## flow/config.mk

```make
export PLATFORM = sky130hd
export DESIGN_NAME = main
export DESIGN_NICKNAME = main
export VERILOG_FILES = /design/flow/design.v
export SDC_FILE = /design/flow/constraint.sdc
export NUM_CORES = 4
export LEC_CHECK = 0
export CAP_MARGIN = 20
export CELL_PAD_IN_SITES_GLOBAL_PLACEMENT = 1
export CORE_MARGIN = 7
export CORE_UTILIZATION = 40
export HOLD_SLACK_MARGIN = 0.24
export SETUP_SLACK_MARGIN = -0.24
export SLEW_MARGIN = 40
export TNS_END_PERCENT = 40
```

## flow/constraint.sdc

```tcl
create_clock -name core_clock -period 10.0 [get_ports {clk}]
set_input_delay 2.0000 -clock core_clock [delete_from_list [all_inputs] [get_ports {clk}]]
set_output_delay 2.0000 -clock core_clock [all_outputs]
set_load 0.01 [all_outputs]
```

## flow/design.v

```verilog
`timescale 1ns / 1ps
module Debouncer #(parameter CNT_BITS = 20) (
    input clk,
    input rst,
    input signal,   
    output reg signal_state,   
    output signal_up    
);
reg signal_sync_0;  always @(posedge clk) signal_sync_0 <= rst ? 1'b0 : signal;
reg signal_sync_1;  always @(posedge clk) signal_sync_1 <= rst ? 1'b0 : signal_sync_0;
reg [CNT_BITS-1:0] signal_cnt;
wire signal_idle = (signal_state==signal_sync_1);
wire signal_cnt_max = &signal_cnt;	 
always @(posedge clk)
if(rst)
begin
    signal_cnt <= 0;
    signal_state <= 1'b0;
end
else if(signal_idle)
    signal_cnt <= 0;   
else
begin
    signal_cnt <= signal_cnt + 1'b1;   
    if(signal_cnt_max) signal_state <= ~signal_state;   
end
assign signal_up   = ~signal_idle & signal_cnt_max &  signal_state;
endmodule
`timescale 10s / 1s
module clock_divisor #(parameter DIV_MAX = 50000000, parameter DIV_BITS = 26) (
    input clk_100MHz,
    input rst,
	 input reset,
    output reg clk_1Hz 
    );
reg[DIV_BITS-1:0] contador;
reg reset_last;
always @(posedge clk_100MHz)
begin
	if (rst)
	begin
		contador = 0;
		clk_1Hz <= 0;
		reset_last = 0;
	end
	else if (reset && reset != reset_last)
	begin
		contador = 0;
		clk_1Hz <= 0;
		reset_last = reset;
	end
	else
	begin
		if(contador != DIV_MAX)	
		begin
			contador = contador + 1 ; 
		end
		else
		begin
			contador = 0;
			clk_1Hz <= ~clk_1Hz; 
		end
		reset_last = reset;
	end
end
endmodule
`timescale 1ns / 1ps
module temporizador #(parameter DIV_MAX = 50000000, parameter DIV_BITS = 26) (
	 input clk_100MHz,
	 input rst,
    input[1:0]    value,
	 input   start_timer,
    output reg  t_expired, 
	 output reg reset
    );
reg[1:0] counter;
reg counting;
reg add_one;
reg add_one_last;
reg clk_1Hz_last;
wire clk_1Hz;
clock_divisor #(.DIV_MAX(DIV_MAX), .DIV_BITS(DIV_BITS)) clk_dev(
	.clk_100MHz(clk_100MHz),
	.rst(rst),
	.clk_1Hz(clk_1Hz),
	.reset(reset)
 );
always @(posedge clk_100MHz)
begin
	if(rst)
	begin
		counter = 0;
		counting = 0;
		add_one_last = 0;
		t_expired <= 0;
		reset <= 0;
	end
	else if(counting)
	begin
		if(add_one_last != add_one)
		begin
			add_one_last = add_one;
			counter = counter + 1;
		end
		else
		begin
			counter = counter;
		end
		if(counter >= value)
		begin
			t_expired <= 1;
			counting = 0;
			reset <= 0;
			add_one_last = add_one;
		end
		else
		begin
			reset <= 1;
			counting = 1;
			t_expired <= 0;
		end
	end
	else
	begin
		add_one_last = add_one;
		t_expired <= 0;
		if(start_timer)
		begin
			counting = 1;
			reset <= 1;
			counter = 0;
		end
		else
		begin
			counting =0;
			reset <= 0;
			counter = 0;	
		end
	end	
end
always @(posedge clk_100MHz)
begin
	if(rst)
	begin
		clk_1Hz_last <= 0;
		add_one <= 0;
	end
	else
	begin
		clk_1Hz_last <= clk_1Hz;
		if(clk_1Hz && !clk_1Hz_last)
			add_one <= ~ add_one;
	end
end
endmodule
`timescale 1ns / 1ps
module FSM(
    input clk,
    input rst,
    input ok,
    input t_expired,
	 input reset,
	 input [2:0] c_type,
    output reg [2:0]ing_type,
	 output reg start_timer,
	 output reg[7:3] ingredientes,
	 output reg cobrar,
	 output reg [2:0] c_type_saved
    );
  parameter INICIO  = 4'b0000,AGUA = 4'b0010,CAFE = 4'b0100, MILK  = 4'b0110,CHOCO = 4'b1000,AZUC = 4'b1010, COBRAR_WAIT = 4'b1111;
  parameter LAGUA = 4'b0001,LCAFE = 4'b0011, LMILK  = 4'b0101,LCHOCO = 4'b0111,LAZUC = 4'b1001, COBRAR = 4'b1011;
  reg   [3:0] state;
always @ (posedge clk)
begin  
if(rst)
begin
	state <=  INICIO;
	c_type_saved <= 0;
end
else if(reset == 1'b1)
begin
	state <=  INICIO;
end
else begin	
	case(state)
		  INICIO : if (ok == 1'b1)
					  begin
						  state <= LAGUA;
						  c_type_saved <= c_type;
					  end
					  else 
						  state <= INICIO;
		  LAGUA : state <= AGUA;
		  AGUA : if (t_expired) begin
						  state <= LCAFE; end
					  else 
						  state <= AGUA;
		  LCAFE: state <= CAFE;
		  CAFE :if (t_expired)begin
						  state <= LMILK; end
					  else 
						  state <= CAFE;
		  LMILK: state <= MILK;			  
		  MILK :if (t_expired) begin
						  state <= LCHOCO; end
					  else 
						  state <= MILK;
		  LCHOCO : state <= CHOCO;
		  CHOCO : if (t_expired) begin
						  state <= LAZUC; end
					  else 
						  state <= CHOCO;
		  LAZUC: state <= AZUC;
		  AZUC : if (t_expired) begin
						  state <= COBRAR; end
					  else 
						  state <= AZUC;
		  COBRAR: begin
					c_type_saved <= 0;
					state <= COBRAR_WAIT;
					end
		  COBRAR_WAIT: begin
					c_type_saved <= 0;
					state <= INICIO;
					end
		  default : state <= INICIO;
		 endcase
 end
end
always @(state) 
     begin
	  case(state)
      INICIO : begin
			ing_type =  3'b000;
			start_timer =  1'b0;
			ingredientes =  5'b00000;
			cobrar = 0;
               end
		LAGUA : begin
			 ing_type =  3'b001;
			 start_timer =  1'b0;
			 ingredientes =  5'b10000;
			 cobrar = 0;
             end
      AGUA : begin
			 ing_type =  3'b001;
			 start_timer =  1'b1;
			 ingredientes =  5'b10000;
			 cobrar = 0;
             end
		LCAFE : begin
             ing_type =  3'b010;
	          start_timer =  1'b0;
	          ingredientes =  5'b01000;
		       cobrar = 0;
             end
      CAFE : begin
             ing_type =  3'b010;
	          start_timer =  1'b1;
	          ingredientes =  5'b01000;
			    cobrar = 0;
             end
		LMILK: begin
             ing_type =  3'b011;
	          start_timer =  1'b0;
	          ingredientes =  5'b00100;
			    cobrar = 0;
             end		 
	   MILK: begin
             ing_type =  3'b011;
	          start_timer =  1'b1;
	          ingredientes =  5'b00100;
			    cobrar = 0;
             end
		LCHOCO : begin
				ing_type =  3'b100;
				start_timer =  1'b0;
				ingredientes =  5'b00010;
			   cobrar = 0;
				end
      CHOCO : begin
				ing_type =  3'b100;
				start_timer =  1'b1;
				ingredientes =  5'b00010;
			   cobrar = 0;
				end
		LAZUC : begin
			ing_type =  3'b101;
			start_timer=  1'b0;
			ingredientes=  5'b00001;
			cobrar = 0;
			end
      AZUC : begin
			ing_type =  3'b101;
			start_timer=  1'b1;
			ingredientes=  5'b00001;
			cobrar = 0;
			end
		COBRAR : begin
			ing_type =  3'b000;
			start_timer=  1'b0;
			ingredientes=  5'b00000;
			cobrar = 1;
			end
		COBRAR_WAIT : begin
			ing_type =  3'b000;
			start_timer=  1'b0;
			ingredientes=  5'b00000;
			cobrar = 0;
			end
     default : begin
					ing_type =  3'b000;
					start_timer=  1'b0;
               ingredientes =  5'b00000;
					cobrar = 0;
               end
    endcase
   end
 endmodule  
`timescale 1ns / 1ps
module Comparador(
	 input clk,
	 input rst,
    input [3:0] dinero,
    input [2:0] c_type,
    output reg ok,
    output reg [3:0] cambio
    );
reg [3:0] precio;
always @ (posedge clk)
begin
	case(c_type)
		3'b001: precio = 3;
		3'b010: precio = 4;
		3'b011: precio = 5;
		3'b100: precio = 7;
		default: precio = 0;	
	endcase
	if (rst)
	begin
		ok <= 0;
		cambio <= 0;
	end
	else if (precio !=0)
	begin
		if(dinero >= precio)
		begin
			ok <= 1;
			cambio  <= dinero - precio;
		end
      else
		begin
			ok <= 0;
			cambio <= 0;
		end
	end
	else
	begin
		ok <= 0;
		cambio <= 0;
	end
end
endmodule
`timescale 1ns / 1ps
module Contador(
	 input clk,
	 input rst,
    input one,
    input five,
    input reset,
    output reg [3:0] total
    );
	always @(posedge clk)
		if (rst || reset) total <= 0 ;
		else 
		begin
			if (one) total <= total + 1 ;
			if (five) total <= total + 5 ;
		end
endmodule
`timescale 1ns / 1ps
module SelectBebida(
    input [3:0] switches,
    output reg [2:0] c_type
    );
always @(*)
begin
	case (switches)
			4'b0001 : c_type = 3'b001;
			4'b0010 : c_type = 3'b010;
			4'b0100 : c_type = 3'b011;
			4'b1000 : c_type = 3'b100;
			default : c_type = 3'b000;
	endcase
end
endmodule
`timescale 1ns / 1ps
module TimeSelector(
    input [2:0] c_type,
    input [2:0] ing_type,
    output reg [1:0] t_value
    );
always @(*)
begin
		if (c_type == 3'b001)
			case(ing_type)
				3'b001: t_value = 2;
				3'b010: t_value = 3;
				3'b011: t_value = 0;
				3'b100: t_value = 0;
				3'b101: t_value = 1;
				default: t_value = 0;
			endcase
		else if (c_type == 3'b010)
			case(ing_type)
				3'b001: t_value = 2;
				3'b010: t_value = 2;
				3'b011: t_value = 1;
				3'b100: t_value = 0;
				3'b101: t_value = 1;
				default: t_value = 0;
			endcase
		else if (c_type == 3'b011)
			case(ing_type)
				3'b001: t_value = 2;
				3'b010: t_value = 1;
				3'b011: t_value = 2;
				3'b100: t_value = 0;
				3'b101: t_value = 1;
				default: t_value = 0;
			endcase
		else if (c_type == 3'b100)
			case(ing_type)
				3'b001: t_value = 1;
				3'b010: t_value = 1;
				3'b011: t_value = 1;
				3'b100: t_value = 2;
				3'b101: t_value = 1;
				default: t_value = 0;
			endcase
		else
			t_value = 0;	
end
endmodule
`timescale 1ns / 1ps
module binto7seg(
	 input clk,
	 input rst,
    input  [3:0] binary,
    output reg [6:0] seg
    );
always @(posedge clk)
if (rst)
seg <= 7'b1000000;
else
case (binary)
4'b0000 :       
seg <= 7'b1000000;
4'b0001 :    	 
seg <= 7'b1111001;
4'b0010 :  		 
seg <= 7'b0100100; 
4'b0011 : 		 
seg <= 7'b0110000;
4'b0100 :		 
seg <= 7'b0011001;
4'b0101 :		 
seg <= 7'b0010010;  
4'b0110 :		 
seg <= 7'b0000010;
4'b0111 :		 
seg <= 7'b1111000;
4'b1000 :     	 
seg <= 7'b0000000;
4'b1001 :    	 
seg <= 7'b0010000;
4'b1010 :  		 
seg <= 7'b0001000; 
4'b1011 : 		 
seg <= 7'b0000011;
4'b1100 :		 
seg <= 7'b1000110;
4'b1101 :		 
seg <= 7'b0100001;
4'b1110 :		 
seg <= 7'b0000110;
4'b1111 :		 
seg <= 7'b0001110;
endcase
endmodule
`timescale 1ns / 1ps
module deco(
	 input clk,
	 input rst,
    input [1:0] in,
    output reg [3:0] out
    );
always@(posedge clk)
begin
	if (rst)
	  out <= 4'b1111;
	else
	case (in)
	  2'b00 : out <= 4'b1110;
	  2'b01 : out <= 4'b1101;
	  2'b10 : out <= 4'b1011;
	  2'b11 : out <= 4'b0111;
	  default : out <= 0;
	endcase
end
endmodule
`timescale 1ns / 1ps
module seven_segment #(parameter SEG_BITS = 17) (
	 input clk,
	 input rst,
    input [3:0] in,
    output [6:0] seg,
    output [3:0] an
  );
reg [SEG_BITS-1:0] contador; 
reg [1:0] an_select;
reg [3:0] x;
reg [3:0] unidades;
reg decenas;
binto7seg toseg (
		.clk(clk),
		.rst(rst),
		.binary(x),
		.seg(seg)
);
deco deco (
		.clk(clk),
		.rst(rst),
		.in(an_select),
		.out(an)
);
always @(posedge clk)
if (rst)
begin
contador <= 0;
an_select <= 0;
x <= 0;
unidades <= 0;
decenas <= 0;
end
else
begin
contador <= contador + 1; 
if(&contador)
 begin
	if (in > 9)
	begin
		decenas <= 1;
		unidades <= in - 10;
	end
	else
	begin
		decenas <= 0;
		unidades <= in;
	end
	contador <= 0;
	an_select <= an_select + 1;
	case (an_select)
			2'b01 : x <= unidades;
			2'b10 : x <= decenas;
			2'b11 : x <= 0;
			2'b00 : x <= 0;
			default : x <= 0;
	endcase
 end
end
endmodule
`timescale 1ns / 1ps
module main(
    input clk,
    input rst,
    input btnl,
	 input btnd,
	 input btnr,
	 input btnp,
	 input [3:0] speed,
    output [7:0] led,
	 output [6:0] seg,
	 output [3:0] an
    );
localparam DB_BITS  = 10;    
localparam DIV_MAX  = 2999;  
localparam DIV_BITS = 12;
localparam SEG_BITS = 10;    
wire [3:0] bebida;
wire [3:0] total;
wire [3:0] cambio;
reg [3:0] display;
wire reset_wire; 
wire reset_contador_wire;
wire cobrar_wire;
wire cancel_wire; 
wire hundred_wire; 
wire five_hundred_wire;
wire [2:0] c_type;
wire [2:0] c_type_saved;
wire t_expired;
wire [2:0] ing_type;
wire [1:0] t_value;
wire on_temp;
wire start_timer;
wire ok;
assign led[1:0] = 2'b00;
Debouncer #(.CNT_BITS(DB_BITS)) coffee(
	.clk(clk),
	.rst(rst),
	.signal(speed[0]),
	.signal_state(bebida[0])
);
Debouncer #(.CNT_BITS(DB_BITS)) coffee_milk(
	.clk(clk),
	.rst(rst),
	.signal(speed[1]),
	.signal_state(bebida[1])
);
Debouncer #(.CNT_BITS(DB_BITS)) cappuc(
	.clk(clk),
	.rst(rst),
	.signal(speed[2]),
	.signal_state(bebida[2])
);
Debouncer #(.CNT_BITS(DB_BITS)) mocca(
	.clk(clk),
	.rst(rst),
	.signal(speed[3]),
	.signal_state(bebida[3])
);
Debouncer #(.CNT_BITS(DB_BITS)) cancel(
		.clk(clk),
	.rst(rst),
		.signal(btnd),
		.signal_state(cancel_wire)
);
Debouncer #(.CNT_BITS(DB_BITS)) reset(
		.clk(clk),
	.rst(rst),
		.signal(btnp),
		.signal_state(reset_wire)
);
Debouncer #(.CNT_BITS(DB_BITS)) hundred_coin(
		.clk(clk),
	.rst(rst),
		.signal(btnl),
		.signal_up(hundred_wire)
);
Debouncer #(.CNT_BITS(DB_BITS)) five_hundred_coin(
		.clk(clk),
	.rst(rst),
		.signal(btnr),
		.signal_up(five_hundred_wire)
);
SelectBebida selector(
	.switches(bebida),
	.c_type(c_type)
);
seven_segment #(.SEG_BITS(SEG_BITS)) seven_seg(
		.clk(clk),
	.rst(rst),
		.in(display),
		.seg(seg),
		.an(an)
);
Comparador comparador (
	.clk(clk),
	.rst(rst),
	.dinero(total),
	.c_type(c_type),
	.cambio(cambio),
	.ok(ok)
);
assign reset_contador_wire = cancel_wire||cobrar_wire;
Contador monedero(
		.clk(clk),
	.rst(rst),
		.one(hundred_wire),
		.five(five_hundred_wire),
		.reset(reset_contador_wire),
		.total(total)
);
temporizador #(.DIV_MAX(DIV_MAX), .DIV_BITS(DIV_BITS)) temp(
	.clk_100MHz(clk),
	.rst(rst),
	.value(t_value),
	.start_timer(start_timer),
	.t_expired(t_expired),	
	.reset(on_temp)
);
clock_divisor #(.DIV_MAX(DIV_MAX), .DIV_BITS(DIV_BITS)) clk_1Hz(
	.clk_100MHz(clk),
	.rst(rst),
	.clk_1Hz(led[2]),
	.reset(on_temp)
 );
TimeSelector time_select(
	.c_type(c_type_saved),
	.ing_type(ing_type),
	.t_value(t_value)
 );
FSM fsm(
		.clk(clk),
	.rst(rst),
		.ok(ok),
		.c_type(c_type),
		.t_expired(t_expired),
		.reset(reset_wire),
		.ing_type(ing_type),
		.start_timer(start_timer),
		.ingredientes(led[7:3]),
		.cobrar(cobrar_wire),
		.c_type_saved(c_type_saved)
    );
always@(posedge clk)
begin
	if(rst)
		display <= 0;
	else if(cambio !=0)
		display <= cambio;
	else
		display <= total;
end
endmodule
```

## flow/run.sh

```bash
#!/bin/bash
# the make line also repeats each setting of config.mk as NAME=value (left out here)
make -C /OpenROAD-flow-scripts/flow DESIGN_CONFIG=/design/flow/config.mk WORK_HOME=/design/flow/orfs CLKGATE_MAP_FILE= finish
```

==> metrics.sh, run 1 <==
CTS.SINK_COUNT=201
CHIPHEIGHT_UM=160
WL_UM=16100
ROUTE.ANTENNA.REMAINING_NETS=0
WIRE_PER_INST_UM=12.8
FINISH.NET_COUNT=1012
VDD.IR_DROP.WORST_uV=94.8
POST-SYNTH-TOP-AREA-FRACTION_PCT=47.2
PLACE_WORST_SETUP_SLACK_NS=5.71
GLOBALROUTE.TOTALOVERFLOW=0
MAX_SLEW_MARGIN_PCT=62.3
AOI_SHARE_PCT=9.03
RUN_STATUS='complete, no violations'
WORSTSETUPPATHTYPE='input port to flop'
N_ANTENNA_CELL=0
AREA_OF_THE_CHIP_MM2=0.0256
CTS.PATH.MAX_BUFFERS=3
POST-ROUTE-MIN-PERIOD_NS=3.77
DETAILEDPLACEMENTHPWL_UM=11100
YS_WARN_COUNT=12
SYNTH_AREA_MM2=0.00852
FIN_SKEW_NS=0.00732
P_LEAK_nW=3.59
WORSTSKEWPAIRLATENCY_NS=0.50
MAXCAPVIOLCOUNT=0
CP_SLOWEST_STAGE_DELAY_NS=0.44
SETUP_SLACK_NS=6.23
YOSYS-STAT-CELLS=942
DETAILEDROUTE.FIRSTPASSITERATIONCOUNT=4
FINALMAXSLEWVIOLATIONS=0
CP.ARRIVAL_NS=4.17
SYNTH.MUX.AREA_FRACTION_PCT=0.485
STARTPOINT_TYPE='input port'
DOMINANT_REGISTER_CELL='dfxtp_1'
WORSTPATHMAXFANOUT=22
PATH_BUFFERS=1
P_SW_mW=0.351
SYNTH_XOR_XNOR_AREA_SHARE_PCT=10.5
TOP_AREA_CELL='dfxtp_1'
CTS_RESIZED=0
DRT-VIAS-PER-INSTANCE=5.00
TIMING.REG2REG.WORST_PATH_DEPTH=8
RSZ0062_AT_GRT='no'
AVG_INST_SIZE_SYNTH_UM2=9.05
CLOCK_ROOT_BUFFER='clkbuf_16'
CRIT-REG2REG-CAPTURE='comparador.cambio[2]'
GRT_START_MAX_NET_PINS=43
CP_SLOWEST_CELL='or2_2'
PWR-SHARE-SEQ_PCT=47.0
YOSYS-DOMINANT-COMB-FAMILY='simple AND/OR/NAND/NOR gates'
CRIT_PATH_END='time_select.ing_type[2]'
SWITCHING_PART_OF_THE_TOTAL_PCT=20.3
ENABLE_FLOP_CELLS=0
SHARE_OF_THE_CLOCK_PERIOD_USED_BY_THE_WORST_PATH_PCT=37.7
FINAL_HOLD_VIOLS=0
ASYNC_RESET_FF_SHARE_PCT=0
VIAS_IN_THE_FIRST_GLOBAL_ROUTE=6121
POWER_FRAC_COMB_PCT=1.6
GRT_ANTENNA_BEFORE_REPAIR=0
PLACE.PORT_BUFFERS=26
NUM_IO_PINS=29
MIN_PATH_TYPE='flop to flop'
MIN_FROM='cappuc.signal_sync_0'
POWER-PER-CELL-AREA_mW_PER_MM2=176
SYNTHCELLS=942
CTS_SETUP_BUFFERS=0
ENDPOINT_TYPE_OF_THE_WORST_SETUP_PATH='flop'
SEQ_POWER_mW=0.814
MAX_FREQ_MHz=265
YS_SEQ_ELEMENTS=201
GLOBALROUTETOTALUTIL_PCT=12.4
MOST_COMMON_CELL_TYPE_ON_THE_CRITICAL_PATH='o21a_1'
SYNTH_CELL_TYPE_COUNT=61
CHIPWIDTH_UM=160
CTS_TREE='built'
START_OF_THE_WORST_REGISTER_TO_REGISTER_PATH='mocca.signal_state'
WORST_SETUP_HOLD_PATH_CLK_SLEW_NS=0.06
PART_OF_THE_YOSYS_AREA_USED_FOR_SEQUENTIAL_ELEMENTS_PCT=47.2
COMBINATIONALPOWER_mW=0.0283
CORE_REGION_MM2=0.0210
ROWS=53
CLKPWRFRAC_PCT=51.3
WORSTMARGINPINSLEW_NS=0.560
SYNTH.TOP_CELLS.BY_AREA='dfxtp_1 (47%), nor2_1 (5.9%), xor2_1 (5.6%)'
SYNTH-AREA-YOSYS_MM2=0.00852
DRT_ITER0_DRC=190
CELLS_TRAVERSED_ALONG_THE_WORST_TIMING_PATH='buf_2, or2_2, a21oi_1, o21a_1, o21a_1, ha_1, and3b_1, o21ai_0, a21oi_1, o21a_1'
SETUP_VIOLATIONS=0
GRT_PASS1_WL_UM=27900
LAYOUT_AREA_GROWTH_OVER_SYNTHESIS_PCT=15.4
HOLD_ENDPOINT='cappuc.signal_sync_1'
POWER.CLOCK.TOTAL_mW=0.888
POWER-TOP-GROUP='the clock network'
CP-STARTPOINT='rst'
STAGE_LOG_WARNINGS=37
DETAILROUTE.VIA_COUNT=6305
CTS-BUFFERS-INSERTED=24
DRC=0
CELL_INTERNAL_PWR_mW=1.38
CRITICAL-PATH-TOP-DELAY-FAMILY='AND-OR/OR-AND gates'
CRITICAL_PATH_REQUIRED_NS=10.40
CTS.HTREE.LEVELS=1
YS_SH_ADDER_PCT=5.08
NETLIST_TOP_CELLS_COUNT='dfxtp_1 (201), nor2_1 (134), nand2_1 (65)'
SETUP_TOTAL_NEGATIVE_SLACK_NS=0
PRE_PLACEMENT_CORE_UTILIZATION_PCT=40.7
HOLDPATHSTAGES=1
YS_SH_SIMPLE_PCT=24.6
MOST_COMMON_CELL='dfxtp_1'
CP_NUM_CELLS=10
GP_CONGESTION=0.798
CTS.HOLD.BUFFERS_ADDED=0
REG2REG_SLACK_NS=7.33
## per-stage QoR
| step | utilization (%) | hold slack [ns] | power, mW | cell area (µm²) | std cells |
|---|---|---|---|---|---|
| after CTS | 46.9 | 0.440 | 1.76 | 9830 | 1260 |
| after global routing | 46.9 | 0.455 | 1.80 | 9830 | 1260 |
| final | 46.9 | 0.432 | 1.73 | 9830 | 1260 |
| after global placement | 43.0 | 0.427 | 0.860 | 9010 | 1217 |
| after floorplan | - | 0.413 | 0.850 | 8520 | 943 |
| after detailed placement | 43.0 | 0.424 | 0.860 | 9010 | 1217 |
## layout make-up
type                       count  area, µm²
inverter                      35        131
fill                        2050      11100
clock inverter                12        138
multi-input combinational    678       4240
clock buffer                  31        688
timing repair buffer          28        270
tap                          275        344
sequential                   201       4020
## routing by layer
layer  routed length (µm)  global-route usage, %  vias up
li1                     -                      -     3277
met1                 7690                   15.2     2907
met2                 7300                   20.9       79
met3                  591                   2.75       42
met4                  556                   4.84        0
met5                    0                      0        -
==> inputs of run 2 (changes only) <==
- CORE_MARGIN: 7 -> 2
- SETUP_SLACK_MARGIN: -0.24 -> default
- SLEW_MARGIN: 40 -> 20
==> run 2 against run 1 <==
Still clean on timing, DRC and antenna; via count decreased by 0.36%; sequential power about the same; first-iteration DRC count unchanged; sequential share of layout area increased by 0.12 points; hold slack improved by 0.0041 ns; largest cell class unchanged.
==> metrics.sh, run 2 <==
SWITCHING_PART_OF_THE_TOTAL_PCT=20.7  # +0.39 points
YS_WARN_COUNT=12  # unchanged
MAX_FREQ_MHz=274  # +3.5%
CP.ARRIVAL_NS=4.08  # -0.09 ns
GRT_ANTENNA_BEFORE_REPAIR=1  # +1
MAX_SLEW_MARGIN_PCT=56.2  # -6.1 points
REG2REG_SLACK_NS=7.35  # +0.02 ns
POWER-TOP-GROUP='the clock network'
FINALMAXSLEWVIOLATIONS=0  # unchanged
P_LEAK_nW=3.56  # -0.59%
HOLDPATHSTAGES=1  # unchanged
PLACE_WORST_SETUP_SLACK_NS=5.86  # +0.154 ns
LAYOUT_AREA_GROWTH_OVER_SYNTHESIS_PCT=15.1
AREA_OF_THE_CHIP_MM2=0.0225  # -12%
CP_SLOWEST_STAGE_DELAY_NS=0.39  # -0.05 ns
DRT-VIAS-PER-INSTANCE=4.99  # -0.29%
FINISH.NET_COUNT=1011  # -0.099%
HOLD_ENDPOINT='coffee.signal_sync_1'
FINAL-INSTANCE-COUNT-EXCL-FILL=1259  # -0.079%
DETAILROUTE.WIRELENGTH.MET3_UM=641  # +8.5%
ASYNC_RESET_FF_SHARE_PCT=0  # unchanged
START_OF_THE_WORST_REGISTER_TO_REGISTER_PATH='mocca.signal_state'
RUN_STATUS='complete, no violations'
GRT_PASS1_WL_UM=28500  # +2.0%
CRIT-REG2REG-CAPTURE='comparador.cambio[2]'
ROWS=53  # unchanged
POWER-PER-CELL-AREA_mW_PER_MM2=174  # -1.2%
WORSTSETUPPATHTYPE='input port to flop'
AOI_SHARE_PCT=9.03  # unchanged
SYNTH.MUX.AREA_FRACTION_PCT=0.485  # unchanged
PWR-SHARE-SEQ_PCT=47.7  # +0.7 points
SHARE_OF_THE_CLOCK_PERIOD_USED_BY_THE_WORST_PATH_PCT=36.5  # -1.3 points
SYNTH_CELL_TYPE_COUNT=61  # unchanged
POWER.CLOCK.TOTAL_mW=0.862  # -2.9%
CHIPHEIGHT_UM=150  # -6.3%
SYNTH-AREA-YOSYS_MM2=0.00852  # unchanged
FIN_SKEW_NS=0.00645  # -0.000862 ns
DRC=0  # unchanged
PART_OF_THE_YOSYS_AREA_USED_FOR_SEQUENTIAL_ELEMENTS_PCT=47.2  # unchanged
FINAL_HOLD_VIOLS=0  # unchanged
POST-SYNTH-TOP-AREA-FRACTION_PCT=47.2  # unchanged
PATH_BUFFERS=1  # unchanged
WORST_SETUP_HOLD_PATH_CLK_SLEW_NS=0.06  # about the same
CP_SLOWEST_CELL='or2_2'
POST-ROUTE-MIN-PERIOD_NS=3.65  # -0.127 ns
YS_SH_SIMPLE_PCT=24.6  # unchanged
DRT_ITER0_DRC=190  # unchanged
CLKPWRFRAC_PCT=50.6  # -0.7 points
WORSTPATHMAXFANOUT=13  # -41%
STARTPOINT_TYPE='input port'
CTS.PATH.MAX_BUFFERS=3  # unchanged
WL_MET2_UM=7540  # +3.2%
WORSTSKEWPAIRLATENCY_NS=0.50  # about the same
AVG_INST_SIZE_SYNTH_UM2=9.05  # unchanged
SYNTH_AREA_MM2=0.00852  # unchanged
CTS.HTREE.LEVELS=1  # unchanged
COMBINATIONALPOWER_mW=0.0284  # about the same
MOST_COMMON_CELL='dfxtp_1'
GLOBALROUTETOTALUTIL_PCT=15.0  # +2.7 points
CLOCK_ROOT_BUFFER='clkbuf_16'
CTS_TREE='built'
GLOBALROUTE.TOTALOVERFLOW=0  # unchanged
CRITICAL_PATH_REQUIRED_NS=10.43  # +0.03 ns
DETAILEDPLACEMENTHPWL_UM=10900  # -1.7%
CRITICAL-PATH-TOP-DELAY-FAMILY='AND-OR/OR-AND gates'
YOSYS-STAT-CELLS=942  # unchanged
WORSTMARGINPINSLEW_NS=0.657  # +0.0970 ns
POWER_FRAC_COMB_PCT=1.7  # about the same
ENDPOINT_TYPE_OF_THE_WORST_SETUP_PATH='flop'
CORE_REGION_MM2=0.0210  # unchanged
MAXCAPVIOLCOUNT=0  # unchanged
NUM_IO_PINS=29  # unchanged
RSZ0062_AT_GRT='no'
HOLD-WORST-SLACK_NS=0.436  # +0.00415 ns
DETAILEDROUTE.FIRSTPASSITERATIONCOUNT=4  # unchanged
GRT_START_MAX_NET_PINS=62  # +44%
WL_UM=16300  # +0.86%
VIAS_IN_THE_FIRST_GLOBAL_ROUTE=6282  # +2.6%
GP_CONGESTION=0.804  # +0.85%
CTS.SINK_COUNT=201  # unchanged
PLACE.PORT_BUFFERS=26  # unchanged
SEQ_POWER_mW=0.814  # about the same
CP_NUM_CELLS=10  # unchanged
SETUP_VIOLATIONS=0  # unchanged
CTS_RESIZED=0  # unchanged
SETUP_SLACK_NS=6.35  # +0.127 ns
N_ANTENNA_CELL=0  # unchanged
TOP_AREA_CELL='dfxtp_1'
SYNTHCELLS=942  # unchanged
CELL_INTERNAL_PWR_mW=1.35  # -2.0%
FILLERINSTANCES=2003  # -2.3%
CHIPWIDTH_UM=150  # -6.3%
MIN_PATH_TYPE='flop to flop'
YS_SH_ADDER_PCT=5.08  # unchanged
P_SW_mW=0.352  # +0.41%
WIRE_PER_INST_UM=12.9  # +0.94%
SYNTH.TOP_CELLS.BY_AREA='dfxtp_1 (47%), nor2_1 (5.9%), xor2_1 (5.6%)'
MAXUSEDROUTINGLAYER='met5'
DP.CELLS=1217  # unchanged
YOSYS-DOMINANT-COMB-FAMILY='simple AND/OR/NAND/NOR gates'
STAGE_LOG_WARNINGS=37  # unchanged
MIN_FROM='coffee.signal_sync_0'
CP-STARTPOINT='rst'
ENABLE_FLOP_CELLS=0  # unchanged
NETLIST_TOP_CELLS_COUNT='dfxtp_1 (201), nor2_1 (134), nand2_1 (65)'
VDD.IR_DROP.WORST_uV=109  # +15%
SYNTH_XOR_XNOR_AREA_SHARE_PCT=10.5  # unchanged
PRE_PLACEMENT_CORE_UTILIZATION_PCT=40.7  # unchanged
DETAILROUTE.VIA_COUNT=6282  # -0.36%
CTS-BUFFERS-INSERTED=23  # -4.2%
WIRELENGTH_MET1_UM=7660  # -0.43%
CRIT_PATH_END='led[4]'
YS_SEQ_ELEMENTS=201  # unchanged
CTS_SETUP_BUFFERS=0  # unchanged
CTS.HOLD.BUFFERS_ADDED=0  # unchanged
ROUTE.ANTENNA.REMAINING_NETS=0  # unchanged
SETUP_TOTAL_NEGATIVE_SLACK_NS=0  # unchanged
CELLS_TRAVERSED_ALONG_THE_WORST_TIMING_PATH='buf_2, or2_2, a21oi_1, o21a_1, o21a_1, ha_1, a21boi_0, o21ai_0, a21o_1, a21oi_1'
TIMING.REG2REG.WORST_PATH_DEPTH=8  # unchanged
DOMINANT_REGISTER_CELL='dfxtp_1'
[run 2: through the flow]
step                      power (mW)  instance area (µm²)  utilization, %
after floorplan                0.850                 8520               -
after global placement         0.859                 9010            43.0
after detailed placement       0.860                 9010            43.0
after CTS                       1.74                 9800            46.8
after global routing            1.77                 9800            46.8
final                           1.70                 9800            46.8
[run 2: final cells by class]
type / instances / area (µm²) / share of cell area (%)
clock inverters: 9 / 104 / 1.06
multi-input cells: 678 / 4240 / 43.2
flip-flops and latches: 201 / 4020 / 41.0
repair buffers: 28 / 270 / 2.76
inverters: 35 / 131 / 1.34
well taps: 275 / 344 / 3.51
clock buffers: 33 / 693 / 7.07
[run 2: per-layer routing]
| layer | GRT usage, % | vias up |
|---|---|---|
| li1 | - | 3266 |
| met1 | 18.7 | 2895 |
| met2 | 25.8 | 84 |
| met3 | 3.26 | 35 |
| met4 | 4.76 | 2 |
| met5 | 0 | - |
==> inputs of run 3 (changes only) <==
- CELL_PAD_IN_SITES_GLOBAL_PLACEMENT: 1 -> default
- CORE_UTILIZATION: 40 -> 69
- CTS_CLUSTER_SIZE: default -> 14
- HOLD_SLACK_MARGIN: 0.24 -> default
- TNS_END_PERCENT: 40 -> default
- clock period: 10.0 -> 3.39 ns (I/O delays scaled with it)
==> run 3 against run 2 <==
Still clean; total power grew to 2.8 times the previous value; sequential power went up to 2.9 times the previous value; setup slack worse by 5.6 ns; sequential share of layout area up 1.1 points; via count grew 3.1%; non-clock buffer count unchanged; routed wire length down 1.5%; cell count is 11% lower; register-to-register slack lost 6.6 ns; hold slack better by 0.00051 ns; final area decreased by 2.7%.
==> metrics.sh, run 3 <==
CP_NUM_CELLS=9  # -1
POST-SYNTH-TOP-AREA-FRACTION_PCT=47.2  # unchanged
POWER-TOP-GROUP='sequential cells'
FINISH.NET_COUNT=1009  # -0.20%
WIRE_PER_INST_UM=14.2  # +10%
SWITCHING_PART_OF_THE_TOTAL_PCT=20.0  # -0.70 points
CRIT-REG2REG-CAPTURE='led[4]'
NETLIST_TOP_CELLS_COUNT='dfxtp_1 (201), nor2_1 (134), nand2_1 (65)'
GLOBALROUTETOTALUTIL_PCT=24.7  # +9.6 points
CTS.PATH.MAX_BUFFERS=3  # unchanged
CP_SLOWEST_STAGE_DELAY_NS=0.65  # +0.26 ns
MAX_SLEW_MARGIN_PCT=54.4  # -1.8 points
P_LEAK_nW=3.51  # -1.4%
CTS.SINK_COUNT=201  # unchanged
DOMINANT_REGISTER_CELL='dfxtp_1'
COMB_AREA_MM2=0.00424  # unchanged
CTS.HTREE.LEVELS=1  # unchanged
POWER_FRAC_COMB_PCT=1.8  # about the same
ENABLE_FLOP_CELLS=0  # unchanged
YOSYS-STAT-CELLS=942  # unchanged
ROUTE.ANTENNA.REMAINING_NETS=0  # unchanged
PATH_BUFFERS=0  # -1
PRE_PLACEMENT_CORE_UTILIZATION_PCT=70.9  # +30 points
DRT_ITER0_DRC=354  # +86%
FIN_SKEW_NS=0.00769  # +0.00124 ns
MAXCAPVIOLCOUNT=0  # unchanged
SYNTH.MUX.AREA_FRACTION_PCT=0.485  # unchanged
CTS.HOLD.BUFFERS_ADDED=0  # unchanged
HOLD_ENDPOINT='coffee.signal_sync_1'
P_SW_mW=0.948  # +170%
SYNTH_CELL_TYPE_COUNT=61  # unchanged
COMBINATIONALPOWER_mW=0.0856  # +200%
SYNTH_XOR_XNOR_AREA_SHARE_PCT=10.5  # unchanged
CELL_INTERNAL_PWR_mW=3.80  # +180%
FINAL_HOLD_VIOLS=0  # unchanged
WL_UM=16000  # -1.5%
VDD.IR_DROP.WORST_uV=376  # +240%
START_OF_THE_WORST_REGISTER_TO_REGISTER_PATH='fsm.state[3]'
ROWS=40  # -25%
SHARE_OF_THE_CLOCK_PERIOD_USED_BY_THE_WORST_PATH_PCT=78.6  # +42 points
DRT-VIAS-PER-INSTANCE=5.75  # +15%
SYNTH_AREA_MM2=0.00852  # unchanged
POST-ROUTE-MIN-PERIOD_NS=2.66
CLKPWRFRAC_PCT=47.6  # -3.0 points
TIMING.REG2REG.WORST_PATH_DEPTH=9  # +1
POWER-PER-CELL-AREA_mW_PER_MM2=498  # +190%
WORSTSETUPPATHTYPE='flop to flop'
GRT_PASS1_WL_UM=27500  # -3.6%
CTS_RESIZED=0  # unchanged
SEQ_POWER_mW=2.40  # +190%
DETAILROUTE.VIA_COUNT=6479  # +3.1%
CORE_REGION_MM2=0.0120  # -43%
NUM_IO_PINS=29  # unchanged
SETUP_VIOLATIONS=0  # unchanged
N_ANTENNA_CELL=0  # unchanged
GP_CONGESTION=0.885  # +10%
SYNTH-AREA-YOSYS_MM2=0.00852  # unchanged
CTS_SETUP_BUFFERS=0  # unchanged
WORSTPATHMAXFANOUT=17  # +4
STARTPOINT_TYPE='flop'
STDCELL_AREA_MM2=0.00954  # -2.7%
DETAILEDPLACEMENTHPWL_UM=10600  # -2.8%
CP.ARRIVAL_NS=3.06  # -1.02 ns
CLOCK_ROOT_BUFFER='clkbuf_16'
RSZ0062_AT_GRT='no'
RUN_STATUS='complete, no violations'
WORSTMARGINPINSLEW_NS=0.678  # +0.0201 ns
CP_SLOWEST_CELL='dfxtp_1'
PWR-SHARE-SEQ_PCT=50.6  # +2.9 points
DRC=0  # unchanged
REGISTER_AREA_MM2=0.00402  # unchanged
SYNTH.TOP_CELLS.BY_AREA='dfxtp_1 (47%), nor2_1 (5.9%), xor2_1 (5.6%)'
GLOBALROUTE.TOTALOVERFLOW=0  # unchanged
POWER.CLOCK.TOTAL_mW=2.26  # +160%
DETAILEDROUTE.FIRSTPASSITERATIONCOUNT=5  # +1
HOLDPATHSTAGES=1  # unchanged
YS_SH_SIMPLE_PCT=24.6  # unchanged
WORST_SETUP_HOLD_PATH_CLK_SLEW_NS=0.06  # about the same
TOP_AREA_CELL='dfxtp_1'
CHIPWIDTH_UM=115  # -23%
YS_SEQ_ELEMENTS=201  # unchanged
CRIT_PATH_END='led[4]'
GRT_ANTENNA_BEFORE_REPAIR=0  # -1
SETUP_TOTAL_NEGATIVE_SLACK_NS=0  # unchanged
YS_SH_ADDER_PCT=5.08  # unchanged
PLACE.PORT_BUFFERS=26  # unchanged
YOSYS-DOMINANT-COMB-FAMILY='simple AND/OR/NAND/NOR gates'
MOST_COMMON_CELL='dfxtp_1'
PART_OF_THE_YOSYS_AREA_USED_FOR_SEQUENTIAL_ELEMENTS_PCT=47.2  # unchanged
STAGE_LOG_WARNINGS=39  # +5.4%
GRT_START_MAX_NET_PINS=63  # +1.6%
VIAS_IN_THE_FIRST_GLOBAL_ROUTE=6212  # -1.1%
MAX_FREQ_MHz=375
CELLS_TRAVERSED_ALONG_THE_WORST_TIMING_PATH='or4bb_1, o221a_2, and2_1, nor2b_1, ha_1, a21boi_0, o21ai_0, a21o_1, a21oi_1'
CTS-BUFFERS-INSERTED=21  # -8.7%
FINALMAXSLEWVIOLATIONS=0  # unchanged
CRITICAL_PATH_REQUIRED_NS=3.79  # -6.64 ns
CTS_TREE='built'
WORSTSKEWPAIRLATENCY_NS=0.48  # -0.02 ns
AVG_INST_SIZE_SYNTH_UM2=9.05  # unchanged
YS_WARN_COUNT=12  # unchanged
CHIPHEIGHT_UM=115  # -23%
MIN_PATH_TYPE='flop to flop'
REG2REG_SLACK_NS=0.73  # -6.62 ns
SYNTHCELLS=942  # unchanged
LAYOUT_AREA_GROWTH_OVER_SYNTHESIS_PCT=12.0
CP-STARTPOINT='fsm.state[3]'
AREA_OF_THE_CHIP_MM2=0.0133  # -41%
AOI_SHARE_PCT=9.03  # unchanged
MIN_FROM='coffee.signal_sync_0'
ENDPOINT_TYPE_OF_THE_WORST_SETUP_PATH='flop'
CRITICAL-PATH-TOP-DELAY-FAMILY='AND-OR/OR-AND gates'
ASYNC_RESET_FF_SHARE_PCT=0  # unchanged
FILLERINSTANCES=830  # -59%
PLACED_CELL_AREA_MM2=0.00885  # -1.8%
run 3: area by class of cell:
| class | instances | area share, % |
|---|---|---|
| clock buffer | 30 | 6.28 |
| timing repair buffer | 28 | 2.83 |
| sequential | 201 | 42.2 |
| inverter | 35 | 1.38 |
| clock inverter | 7 | 0.971 |
| tap | 147 | 1.93 |
| multi-input combinational | 678 | 44.4 |
run 3: stage by stage:
stage               hold WS, ns  setup WS [ns]  cells  total power, mW  util (%)
CTS                       0.438          0.744   1126             4.78      79.4
global route              0.468          0.479   1126             4.89      79.4
global placement          0.420          0.708   1089             2.53      73.7
detailed placement        0.424          0.582   1089             2.54      73.7
floorplan                 0.413          0.882    943             2.51         -
finish                    0.436          0.725   1126             4.75      79.4
run 3: routing by layer:
layer	vias to the layer above	wire (µm)	global-route usage, %
li1	3259	-	-
met1	3073	7230	30.9
met2	115	7920	44.1
met3	32	489	3.37
met4	0	394	7.95
met5	-	0	0
==> inputs of run 4 (changes only) <==
- ABC_AREA: default -> 1
- CAP_MARGIN: 20 -> 0
- CORE_UTILIZATION: 69 -> 72
- CTS_CLUSTER_DIAMETER: default -> 356
- HOLD_SLACK_MARGIN: default -> 0.29
- PLACE_DENSITY_LB_ADDON: default -> 0.06
- SETUP_SLACK_MARGIN: default -> 0.65
- clock period: 3.39 -> 2.27 ns (I/O delays scaled with it)
==> run 4 against run 3 <==
Still clean; area after synthesis is 3.4% higher; clock skew is 0.0054 ns higher; total power is 35% higher; count of clock-buffer cells in the layout is 11 lower; non-clock buffer count is 29 higher; sequential share of layout area is 2.0 points lower; critical path depth is 5 higher; critical path type unchanged; largest power group unchanged.
==> metrics.sh, run 4 <==
FIN_SKEW_NS=0.0131  # +0.00537 ns
CRIT-REG2REG-CAPTURE='comparador.cambio[0]'
WORSTPATHMAXFANOUT=6  # -11
MAX_SLEW_MARGIN_PCT=61.2  # +6.8 points
RUN_STATUS='complete, no violations'
MAXCAPVIOLCOUNT=0  # unchanged
POWER_FRAC_COMB_PCT=2.6  # +0.8 points
POST-SYNTH-TOP-AREA-FRACTION_PCT=45.7  # -1.5 points
YOSYS-DOMINANT-COMB-FAMILY='simple AND/OR/NAND/NOR gates'
CP-STARTPOINT='coffee.signal_state'
MOST_COMMON_CELL='nand2_1'
REG2REG_SLACK_NS=0.33  # -0.40 ns
SETUP_TOTAL_NEGATIVE_SLACK_NS=0  # unchanged
AREA_OF_THE_CHIP_MM2=0.0131  # -0.90%
RSZ0062_AT_GRT='yes'
FILLERINSTANCES=761  # -8.3%
CTS.HTREE.LEVELS=1  # unchanged
WL_UM=17700  # +10%
CLKPWRFRAC_PCT=41.7  # -5.9 points
YS_SH_ADDER_PCT=4.91  # -0.17 points
GLOBALROUTE.TOTALOVERFLOW=0  # unchanged
STARTPOINT_TYPE='flop'
SYNTH_XOR_XNOR_AREA_SHARE_PCT=2.29  # -8.2 points
ENDPOINT_TYPE_OF_THE_WORST_SETUP_PATH='flop'
STDCELL_AREA_MM2=0.0101  # +5.8%
POWER-TOP-GROUP='sequential cells'
ASYNC_RESET_FF_SHARE_PCT=0  # unchanged
DRT_ITER0_DRC=416  # +18%
WIRE_PER_INST_UM=12.8  # -10%
ROWS=40  # unchanged
SYNTH.TOP_CELLS.BY_AREA='dfxtp_1 (46%), nand2_1 (9.9%), nor2_1 (8.0%)'
WORST_SETUP_HOLD_PATH_CLK_SLEW_NS=0.06  # about the same
POST-ROUTE-MIN-PERIOD_NS=1.94  # -0.724 ns
YS_SH_SIMPLE_PCT=28.9  # +4.4 points
CP.ARRIVAL_NS=2.30  # -0.76 ns
DETAILROUTE.VIA_COUNT=7454  # +15%
SWITCHING_PART_OF_THE_TOTAL_PCT=20.5  # +0.51 points
PATH_BUFFERS=3  # +3
SETUP_VIOLATIONS=0  # unchanged
CELLS_TRAVERSED_ALONG_THE_WORST_TIMING_PATH='nor2_4, nand3_2, nand2_2, inv_2, nand2_2, ha_4, inv_2, fa_2, nand2_2, nand3_2, nand2_2, nor2_4, inv_2, nor2_2'
SYNTH_CELL_TYPE_COUNT=47  # -23%
DRT-VIAS-PER-INSTANCE=5.40  # -6.2%
CHIPHEIGHT_UM=115  # -0.45%
MAX_FREQ_MHz=515  # +37%
SYNTHCELLS=1172  # +24%
MOST_COMMON_CELL_TYPE_ON_THE_CRITICAL_PATH='nand2_2'
CELL_INTERNAL_PWR_mW=5.10  # +34%
PLACE.PORT_BUFFERS=26  # unchanged
YS_WARN_COUNT=12  # unchanged
PART_OF_THE_YOSYS_AREA_USED_FOR_SEQUENTIAL_ELEMENTS_PCT=45.7  # -1.5 points
START_OF_THE_WORST_REGISTER_TO_REGISTER_PATH='coffee.signal_state'
CTS.PATH.MAX_BUFFERS=3  # unchanged
CRIT_PATH_END='comparador.cambio[0]'
TIMING.REG2REG.WORST_PATH_DEPTH=14  # +5
CLOCK_ROOT_BUFFER='clkbuf_16'
P_LEAK_nW=4.02  # +14%
YS_SEQ_ELEMENTS=201  # unchanged
FINALMAXSLEWVIOLATIONS=0  # unchanged
CTS-BUFFERS-INSERTED=18  # -14%
NETLIST_TOP_CELLS_COUNT='nand2_1 (232), dfxtp_1 (201), nor2_1 (188)'
PRE_PLACEMENT_CORE_UTILIZATION_PCT=73.6  # +2.7 points
N_ANTENNA_CELL=0  # unchanged
HOLD_ENDPOINT='fsm.state[1]'
DETAILEDROUTE.FIRSTPASSITERATIONCOUNT=5  # unchanged
POWER.CLOCK.TOTAL_mW=2.67  # +18%
STAGE_LOG_WARNINGS=40  # +2.6%
CRITICAL_PATH_REQUIRED_NS=2.63  # -1.16 ns
SEQ_POWER_mW=3.57  # +49%
DRC=0  # unchanged
P_SW_mW=1.31  # +38%
HOLDPATHSTAGES=4  # +3
CHIPWIDTH_UM=115  # -0.45%
SHARE_OF_THE_CLOCK_PERIOD_USED_BY_THE_WORST_PATH_PCT=85.5  # +6.9 points
GRT_PASS1_WL_UM=28100  # +2.3%
NUM_IO_PINS=29  # unchanged
SYNTH.MUX.AREA_FRACTION_PCT=0  # -0.48 points
FINAL_HOLD_VIOLS=0  # unchanged
WORSTMARGINPINSLEW_NS=0.576  # -0.101 ns
SYNTH-AREA-YOSYS_MM2=0.00881  # +3.4%
VDD.IR_DROP.WORST_uV=704  # +87%
FINISH.NET_COUNT=1278  # +27%
MIN_FROM='rst'
CTS_TREE='built'
CTS.SINK_COUNT=201  # unchanged
COMBINATIONALPOWER_mW=0.165  # +93%
WORSTSKEWPAIRLATENCY_NS=0.48  # about the same
DOMINANT_REGISTER_CELL='dfxtp_1'
GP_CONGESTION=0.881  # -0.43%
DETAILEDPLACEMENTHPWL_UM=10600  # +0.32%
TOP_AREA_CELL='dfxtp_1'
CORE_REGION_MM2=0.0120  # -0.42%
GRT_ANTENNA_BEFORE_REPAIR=0  # unchanged
ROUTE.ANTENNA.REMAINING_NETS=0  # unchanged
PWR-SHARE-SEQ_PCT=55.7  # +5.1 points
GRT_START_MAX_NET_PINS=42  # -33%
CRITICAL-PATH-TOP-DELAY-FAMILY='simple AND/OR/NAND/NOR gates'
CP_NUM_CELLS=14  # +5
VIAS_IN_THE_FIRST_GLOBAL_ROUTE=6950  # +12%
MIN_PATH_TYPE='input port to flop'
CP_SLOWEST_CELL='dfxtp_4'
SYNTH_AREA_MM2=0.00881  # +3.4%
ENABLE_FLOP_CELLS=0  # unchanged
AOI_SHARE_PCT=9.46  # +0.43 points
GLOBALROUTETOTALUTIL_PCT=25.4  # +0.72 points
AVG_INST_SIZE_SYNTH_UM2=7.52  # -17%
YOSYS-STAT-CELLS=1172  # +24%
CP_SLOWEST_STAGE_DELAY_NS=0.37  # -0.28 ns
PLACED_CELL_AREA_MM2=0.00919  # +3.9%
WORSTSETUPPATHTYPE='flop to flop'
LAYOUT_AREA_GROWTH_OVER_SYNTHESIS_PCT=14.6
POWER-PER-CELL-AREA_mW_PER_MM2=635  # +28%
## run 4: final cells by class
cell class	count	area [µm²]	area share, %
clock buffers	19	475	4.71
clock inverters	1	11.3	0.112
inverters	171	643	6.37
multi-input cells	785	4240	42.0
flip-flops and latches	201	4050	40.2
well taps	147	184	1.82
repair buffers	57	482	4.77
## run 4: through the flow
step	hold slack, ns	util [%]	power [mW]	setup slack, ns	cells
2_1_floorplan	0.388	-	3.78	0.552	1173
3_3_place_gp	0.390	76.8	3.80	0.481	1333
3_5_place_dp	0.395	76.8	3.81	0.384	1333
4_1_cts	0.372	82.4	6.43	0.480	1367
5_1_grt	0.394	84.4	6.59	0.244	1381
6_report	0.377	84.4	6.41	0.329	1381
## run 4: metal layers
metal / part of all wire (%) / vias up / track usage, %
li1: - / 3827 / -
met1: 41 / 3390 / 27.8
met2: 52 / 178 / 48.9
met3: 3.8 / 59 / 3.18
met4: 3.4 / 0 / 10.4
met5: 0 / - / 0
## run 4: what timing repair did
item,in CTS,in global routing
hold endpoints to repair,2,0
setup endpoints to repair,43,34
resized,43,36
hold buffers,1,0
pin swaps,9,22
gates cloned,0,0
setup buffers,13,14
==> inputs of run 5 (changes only) <==
- CAP_MARGIN: 0 -> 20
- CELL_PAD_IN_SITES_DETAIL_PLACEMENT: default -> 1
- CELL_PAD_IN_SITES_GLOBAL_PLACEMENT: default -> 0
- CORE_ASPECT_RATIO: default -> 0.55
- CORE_MARGIN: 2 -> 5
- CORE_UTILIZATION: 72 -> 16
- CTS_CLUSTER_DIAMETER: 356 -> default
- CTS_CLUSTER_SIZE: 14 -> 26
- GPL_TIMING_DRIVEN: default -> 0
- HOLD_SLACK_MARGIN: 0.29 -> 0.22
- MAX_ROUTING_LAYER: default -> met4
- MIN_ROUTING_LAYER: default -> met1
- PLACE_DENSITY_LB_ADDON: 0.06 -> 0.19
- SETUP_SLACK_MARGIN: 0.65 -> default
- SLEW_MARGIN: 20 -> 0
- clock period: 2.27 -> 2.79 ns (I/O delays scaled with it)
==> run 5 against run 4 <==
Final area up 6.0%; still clean; area after synthesis unchanged; critical endpoint is now comparador.cambio[2]; highest routed layer unchanged; routed wire length up 21%; count of clock-buffer cells in the layout up 18; clock power up 13%; non-clock buffer count down 16; fmax down 8.9%.
==> metrics.sh, run 5 <==
AREA_OF_THE_CHIP_MM2=0.0601  # +360%
TIMING.REG2REG.WORST_PATH_DEPTH=14  # unchanged
SYNTH_XOR_XNOR_AREA_SHARE_PCT=2.29  # unchanged
CRITICAL_PATH_REQUIRED_NS=3.19  # +0.56 ns
P_SW_mW=1.31  # about the same
CTS_SETUP_BUFFERS=0  # -13
SYNTHCELLS=1172  # unchanged
P_LEAK_nW=3.99  # -0.83%
DRC=0  # unchanged
FINALMAXSLEWVIOLATIONS=0  # unchanged
CTS_RESIZED=0  # -100%
FINAL_HOLD_VIOLS=0  # unchanged
WORSTSKEWPAIRLATENCY_NS=0.52  # +0.04 ns
POWER-PER-CELL-AREA_mW_PER_MM2=567  # -11%
DRT_ITER0_DRC=262  # -37%
SYNTH-AREA-YOSYS_MM2=0.00881  # unchanged
FILLERINSTANCES=6461  # +750%
SETUP_VIOLATIONS=0  # unchanged
YS_WARN_COUNT=12  # unchanged
START_OF_THE_WORST_REGISTER_TO_REGISTER_PATH='cappuc.signal_state'
DETAILEDROUTE.FIRSTPASSITERATIONCOUNT=4  # -1
YOSYS-DOMINANT-COMB-FAMILY='simple AND/OR/NAND/NOR gates'
SEQ_POWER_mW=2.91  # -18%
MOST_COMMON_CELL_TYPE_ON_THE_CRITICAL_PATH='nand2_1'
DOMINANT_REGISTER_CELL='dfxtp_1'
PWR-SHARE-SEQ_PCT=48.0  # -7.7 points
CP-STARTPOINT='cappuc.signal_state'
POWER_FRAC_COMB_PCT=2.4  # -0.2 points
VIAS_IN_THE_FIRST_GLOBAL_ROUTE=7375  # +6.1%
ASYNC_RESET_FF_SHARE_PCT=0  # unchanged
DETAILEDPLACEMENTHPWL_UM=16200  # +53%
N_ANTENNA_CELL=0  # unchanged
MAX_SLEW_MARGIN_PCT=59.4  # -1.8 points
MAX_FREQ_MHz=469  # -8.9%
MAXCAPVIOLCOUNT=0  # unchanged
PLACED_CELL_AREA_MM2=0.00996  # +8.3%
POWER-TOP-GROUP='the clock network'
YS_SEQ_ELEMENTS=201  # unchanged
AOI_SHARE_PCT=9.46  # unchanged
SHARE_OF_THE_CLOCK_PERIOD_USED_BY_THE_WORST_PATH_PCT=76.4  # -9.1 points
CTS.SINK_COUNT=201  # unchanged
CRITICAL-PATH-TOP-DELAY-FAMILY='simple AND/OR/NAND/NOR gates'
WORST_SETUP_HOLD_PATH_CLK_SLEW_NS=0.06  # about the same
CTS.HOLD.BUFFERS_ADDED=0  # -1
CP.ARRIVAL_NS=2.53  # +0.23 ns
NETLIST_TOP_CELLS_COUNT='nand2_1 (232), dfxtp_1 (201), nor2_1 (188)'
LAYOUT_AREA_GROWTH_OVER_SYNTHESIS_PCT=21.5
WORSTPATHMAXFANOUT=6  # unchanged
SYNTH_CELL_TYPE_COUNT=47  # unchanged
GRT_PASS1_WL_UM=36500  # +30%
YS_SH_SIMPLE_PCT=28.9  # unchanged
CTS_TREE='built'
CLKPWRFRAC_PCT=49.6  # +7.9 points
RUN_STATUS='complete, no violations'
CP_SLOWEST_STAGE_DELAY_NS=0.40  # +0.03 ns
RSZ0062_AT_GRT='no'
CORE_REGION_MM2=0.0542  # +350%
CRIT-REG2REG-CAPTURE='comparador.cambio[2]'
CELL_INTERNAL_PWR_mW=4.76  # -6.6%
POWER.CLOCK.TOTAL_mW=3.01  # +13%
ENDPOINT_TYPE_OF_THE_WORST_SETUP_PATH='flop'
STDCELL_AREA_MM2=0.0107  # +6.0%
PRE_PLACEMENT_CORE_UTILIZATION_PCT=16.3  # -57 points
CTS.PATH.MAX_BUFFERS=3  # unchanged
HOLD_ENDPOINT='coffee_milk.signal_sync_1'
DETAILROUTE.VIA_COUNT=7200  # -3.4%
PLACE.PORT_BUFFERS=25  # -3.8%
CTS.HTREE.LEVELS=1  # unchanged
WORSTMARGINPINSLEW_NS=0.609  # +0.0327 ns
CP_SLOWEST_CELL='fa_1'
GP_CONGESTION=0.750  # -15%
TOP_AREA_CELL='dfxtp_1'
CELLS_TRAVERSED_ALONG_THE_WORST_TIMING_PATH='nor2_1, nand3_1, nand2_1, inv_1, nand2_1, ha_1, inv_1, fa_1, nand2_1, nand3_1, nand2_1, nor2_2, inv_1, nor2_1'
SYNTH_AREA_MM2=0.00881  # unchanged
MOST_COMMON_CELL='nand2_1'
YS_SH_ADDER_PCT=4.91  # unchanged
ROWS=63  # +57%
MIN_PATH_TYPE='flop to flop'
SWITCHING_PART_OF_THE_TOTAL_PCT=21.6  # +1.1 points
PART_OF_THE_YOSYS_AREA_USED_FOR_SEQUENTIAL_ELEMENTS_PCT=45.7  # unchanged
GLOBALROUTE.TOTALOVERFLOW=0  # unchanged
NUM_IO_PINS=29  # unchanged
YOSYS-STAT-CELLS=1172  # unchanged
SYNTH.MUX.AREA_FRACTION_PCT=0  # unchanged
SETUP_TOTAL_NEGATIVE_SLACK_NS=0  # unchanged
FIN_SKEW_NS=0.0115  # -0.00157 ns
CTS-BUFFERS-INSERTED=23  # +5
WL_UM=21400  # +21%
SYNTH.TOP_CELLS.BY_AREA='dfxtp_1 (46%), nand2_1 (9.9%), nor2_1 (8.0%)'
PATH_BUFFERS=3  # unchanged
CLOCK_ROOT_BUFFER='clkbuf_16'
CRIT_PATH_END='comparador.cambio[2]'
ENABLE_FLOP_CELLS=0  # unchanged
ROUTE.ANTENNA.REMAINING_NETS=0  # unchanged
DRT-VIAS-PER-INSTANCE=3.69  # -32%
CHIPHEIGHT_UM=184  # +61%
CP_NUM_CELLS=14  # unchanged
GLOBALROUTETOTALUTIL_PCT=7.43  # -18 points
POST-SYNTH-TOP-AREA-FRACTION_PCT=45.7  # unchanged
HOLDPATHSTAGES=2  # -2
FINISH.NET_COUNT=1267  # -0.86%
CHIPWIDTH_UM=326  # +180%
GRT_ANTENNA_BEFORE_REPAIR=0  # unchanged
STARTPOINT_TYPE='flop'
STAGE_LOG_WARNINGS=37  # -7.5%
WIRE_PER_INST_UM=11.0  # -15%
MIN_FROM='coffee_milk.signal_sync_0'
AVG_INST_SIZE_SYNTH_UM2=7.52  # unchanged
COMBINATIONALPOWER_mW=0.148  # -10%
REG2REG_SLACK_NS=0.66  # +0.33 ns
VDD.IR_DROP.WORST_uV=373  # -47%
POST-ROUTE-MIN-PERIOD_NS=2.13  # +0.190 ns
GRT_START_MAX_NET_PINS=13  # -69%
WORSTSETUPPATHTYPE='flop to flop'
[run 5: per-stage QoR]
stage | cells | power [mW] | hold WS [ns] | utilization [%] | setup slack (ns)
floorplan | 1173 | 3.07 | 0.388 | - | 0.960
global placement | 1913 | 3.13 | 0.391 | 18.4 | 0.731
detailed placement | 1913 | 3.13 | 0.403 | 18.4 | 0.679
CTS | 1952 | 6.24 | 0.409 | 19.8 | 0.659
global route | 1952 | 6.37 | 0.431 | 19.8 | 0.419
finish | 1952 | 6.07 | 0.402 | 19.8 | 0.659
[run 5: routing by layer]
| layer | up-vias | routed length, µm | track usage (%) |
|---|---|---|---|
| met2 | 47 | 8070 | 10.5 |
| met5 | - | 0 | - |
| li1 | 3814 | - | - |
| met4 | 0 | 435 | 1.51 |
| met3 | 35 | 639 | 1.68 |
| met1 | 3304 | 12200 | 10.8 |
[run 5: layout make-up]
type | instances | area, µm² | share of cell area (%)
multi-input combinational | 785 | 4030 | 37.6
sequential | 201 | 4020 | 37.6
tap | 715 | 895 | 8.36
clock buffer | 37 | 708 | 6.62
inverter | 171 | 643 | 6.01
timing repair buffer | 25 | 250 | 2.34
buffer | 16 | 120 | 1.12
clock inverter | 2 | 35.0 | 0.327
==> inputs of run 6 (changes only) <==
- ABC_AREA: 1 -> 0
- CAP_MARGIN: 20 -> 30
- CELL_PAD_IN_SITES_DETAIL_PLACEMENT: 1 -> default
- CORE_MARGIN: 5 -> 2
- CORE_UTILIZATION: 16 -> 58
- CTS_CLUSTER_SIZE: 26 -> default
- GPL_TIMING_DRIVEN: 0 -> default
- HOLD_SLACK_MARGIN: 0.22 -> default
- MIN_ROUTING_LAYER: met1 -> default
- PLACE_DENSITY_LB_ADDON: 0.19 -> default
- SETUP_SLACK_MARGIN: default -> 0.7
- TNS_END_PERCENT: default -> 5
- clock period: 2.79 -> 2.55 ns (I/O delays scaled with it)
==> run 6 against run 5 <==
Die size decreased by 74%; via count decreased by 9.7%; final area decreased by 9.1%; clock skew increased by 0.0047 ns; total power increased by 1.5%; clock power decreased by 5%; critical endpoint is now time_select.ing_type[2]; highest routed layer unchanged.
==> metrics.sh, run 6 <==
CTS-BUFFERS-INSERTED=19  # -17%
FINALMAXSLEWVIOLATIONS=0  # unchanged
SYNTH_XOR_XNOR_AREA_SHARE_PCT=10.5  # +8.2 points
CRIT_PATH_END='time_select.ing_type[2]'
POWER-PER-CELL-AREA_mW_PER_MM2=634  # +12%
YS_SH_SIMPLE_PCT=24.6  # -4.4 points
NETLIST_TOP_CELLS_COUNT='dfxtp_1 (201), nor2_1 (134), nand2_1 (65)'
CP_NUM_CELLS=9  # -5
PWR-SHARE-SEQ_PCT=51.7  # +3.7 points
AREA_OF_THE_CHIP_MM2=0.0157  # -74%
YS_WARN_COUNT=12  # unchanged
PATH_BUFFERS=0  # -3
P_LEAK_nW=3.57  # -11%
WL_UM=16900  # -21%
SWITCHING_PART_OF_THE_TOTAL_PCT=20.5  # -1.1 points
TOTALPOWERFINAL_mW=6.17  # +1.5%
YOSYS-STAT-CELLS=942  # -20%
P_SW_mW=1.26  # -3.6%
RSZ0062_AT_GRT='yes'
CHIPWIDTH_UM=167  # -49%
DETAILEDROUTE.FIRSTPASSITERATIONCOUNT=16  # +12
MIN_FROM='cappuc.signal_sync_0'
DETAILEDPLACEMENTHPWL_UM=11600  # -29%
GRT_START_MAX_NET_PINS=63  # +50
WIRE_PER_INST_UM=14.4  # +31%
CTS.PATH.MAX_BUFFERS=3  # unchanged
REG2REG_SLACK_NS=0.32  # -0.34 ns
WORST_SETUP_HOLD_PATH_CLK_SLEW_NS=0.07  # about the same
CTS_TREE='built'
SYNTH-AREA-YOSYS_MM2=0.00852  # -3.3%
WORSTSKEWPAIRLATENCY_NS=0.49  # -0.03 ns
DETAILROUTE.WIRELENGTH.MET3_UM=744  # +16%
RUN_STATUS='complete, no violations'
SYNTH.TOP_CELLS.BY_AREA='dfxtp_1 (47%), nor2_1 (5.9%), xor2_1 (5.6%)'
FIN_SKEW_NS=0.0162  # +0.00468 ns
SEQ_POWER_mW=3.19  # +9.6%
CTS.HTREE.LEVELS=1  # unchanged
CORE_REGION_MM2=0.0142  # -74%
SETUP_VIOLATIONS=0  # unchanged
POWER.CLOCK.TOTAL_mW=2.87  # -5%
MAX_FREQ_MHz=448  # -4.6%
CP.ARRIVAL_NS=2.62  # +0.09 ns
GRT_ANTENNA_BEFORE_REPAIR=0  # unchanged
GRT_PASS1_WL_UM=28400  # -22%
ASYNC_RESET_FF_SHARE_PCT=0  # unchanged
MAXCAPVIOLCOUNT=0  # unchanged
DETAILROUTE.VIA_COUNT=6500  # -9.7%
SYNTH_AREA_MM2=0.00852  # -3.3%
DRT-VIAS-PER-INSTANCE=5.53  # +50%
VDD.IR_DROP.WORST_uV=644  # +73%
POWER_FRAC_COMB_PCT=1.8  # -0.6 points
CELL_INTERNAL_PWR_mW=4.90  # +2.9%
SYNTHCELLS=942  # -20%
ROWS=32  # -49%
YS_SEQ_ELEMENTS=201  # unchanged
COMBINATIONALPOWER_mW=0.113  # -24%
CELLS_TRAVERSED_ALONG_THE_WORST_TIMING_PATH='or3b_4, a211o_1, and2_4, nor2b_1, ha_2, and3b_1, o21ai_1, a21oi_1, o21a_1'
MAX_SLEW_MARGIN_PCT=53.0  # -6.4 points
PRE_PLACEMENT_CORE_UTILIZATION_PCT=60.1  # +44 points
HOLD_ENDPOINT='cappuc.signal_sync_1'
CTS.HOLD.BUFFERS_ADDED=0  # unchanged
LAYOUT_AREA_GROWTH_OVER_SYNTHESIS_PCT=14.1
CP_SLOWEST_STAGE_DELAY_NS=0.37  # -0.03 ns
N_ANTENNA_CELL=0  # unchanged
GLOBALROUTETOTALUTIL_PCT=22.2  # +15 points
DRC=0  # unchanged
YS_SH_ADDER_PCT=5.08  # +0.17 points
WIRELENGTH_MET1_UM=8550  # -30%
CRITICAL-PATH-TOP-DELAY-FAMILY='simple AND/OR/NAND/NOR gates'
HOLDPATHSTAGES=1  # -1
TIMING.REG2REG.WORST_PATH_DEPTH=9  # -5
AOI_SHARE_PCT=9.03  # -0.43 points
PLACE.PORT_BUFFERS=26  # +4.0%
PART_OF_THE_YOSYS_AREA_USED_FOR_SEQUENTIAL_ELEMENTS_PCT=47.2  # +1.5 points
WORSTPATHMAXFANOUT=6  # unchanged
POST-SYNTH-TOP-AREA-FRACTION_PCT=47.2  # +1.5 points
SYNTH.MUX.AREA_FRACTION_PCT=0.485  # +0.48 points
CLKPWRFRAC_PCT=46.5  # -3.1 points
WL_MET2_UM=7320  # -9.4%
ENDPOINT_TYPE_OF_THE_WORST_SETUP_PATH='flop'
START_OF_THE_WORST_REGISTER_TO_REGISTER_PATH='fsm.state[2]'
FINISH.NET_COUNT=1021  # -19%
WORSTMARGINPINSLEW_NS=0.705  # +0.0960 ns
CRITICAL_PATH_REQUIRED_NS=2.93  # -0.26 ns
ENABLE_FLOP_CELLS=0  # unchanged
GP_CONGESTION=0.873  # +16%
FINAL_HOLD_VIOLS=0  # unchanged
MIN_PATH_TYPE='flop to flop'
GLOBALROUTE.TOTALOVERFLOW=0  # unchanged
SYNTH_CELL_TYPE_COUNT=61  # +30%
STARTPOINT_TYPE='flop'
YOSYS-DOMINANT-COMB-FAMILY='simple AND/OR/NAND/NOR gates'
MAXUSEDROUTINGLAYER='met4'
POWER-TOP-GROUP='sequential cells'
VIAS_IN_THE_FIRST_GLOBAL_ROUTE=6195  # -16%
SHARE_OF_THE_CLOCK_PERIOD_USED_BY_THE_WORST_PATH_PCT=87.6  # +11 points
DOMINANT_REGISTER_CELL='dfxtp_1'
FILLERINSTANCES=1130  # -83%
CTS.SINK_COUNT=201  # unchanged
MOST_COMMON_CELL='dfxtp_1'
STAGE_LOG_WARNINGS=42  # +14%
WORSTSETUPPATHTYPE='flop to flop'
CHIPHEIGHT_UM=93.9  # -49%
CP_SLOWEST_CELL='or3b_4'
CLOCK_ROOT_BUFFER='clkbuf_16'
DRT_ITER0_DRC=492  # +88%
AVG_INST_SIZE_SYNTH_UM2=9.05  # +20%
CRIT-REG2REG-CAPTURE='time_select.ing_type[2]'
TOP_AREA_CELL='dfxtp_1'
SETUP_TOTAL_NEGATIVE_SLACK_NS=0  # unchanged
NUM_IO_PINS=29  # unchanged
CP-STARTPOINT='fsm.state[2]'
POST-ROUTE-MIN-PERIOD_NS=2.23  # +0.103 ns
ROUTE.ANTENNA.REMAINING_NETS=0  # unchanged
==> run 6: repair_timing <==
item | in CTS | in global routing
setup buffers | 4 | 4
pin swaps | 5 | 2
gates resized | 17 | 7
setup endpoints to repair | 25 | 55
==> run 6: area by class of cell <==
type	count	area (µm²)	area share [%]
clock buffer	26	542	5.57
multi-input combinational	678	4310	44.3
sequential	201	4040	41.6
clock inverter	7	91.3	0.939
inverter	35	131	1.35
tap	187	234	2.41
timing repair buffer	42	375	3.86
==> run 6: metal layers <==
metal	GRT usage (%)	vias up
met1	30.4	3055
met3	3.62	25
met2	34.3	143
li1	-	3277
met5	-	-
met4	6.30	0
==> run 6: through the flow <==
step	std cells	hold slack [ns]	instance area [µm²]	util (%)	setup slack, ns
after floorplan	943	0.413	8570	-	0.410
after global placement	1135	0.417	8970	63.3	0.246
after detailed placement	1135	0.430	8970	63.3	0.159
after CTS	1172	0.446	9670	68.2	0.339
after global routing	1176	0.464	9720	68.6	0.186
final	1176	0.445	9720	68.6	0.316
Power is estimated from default activity; no workload was simulated.
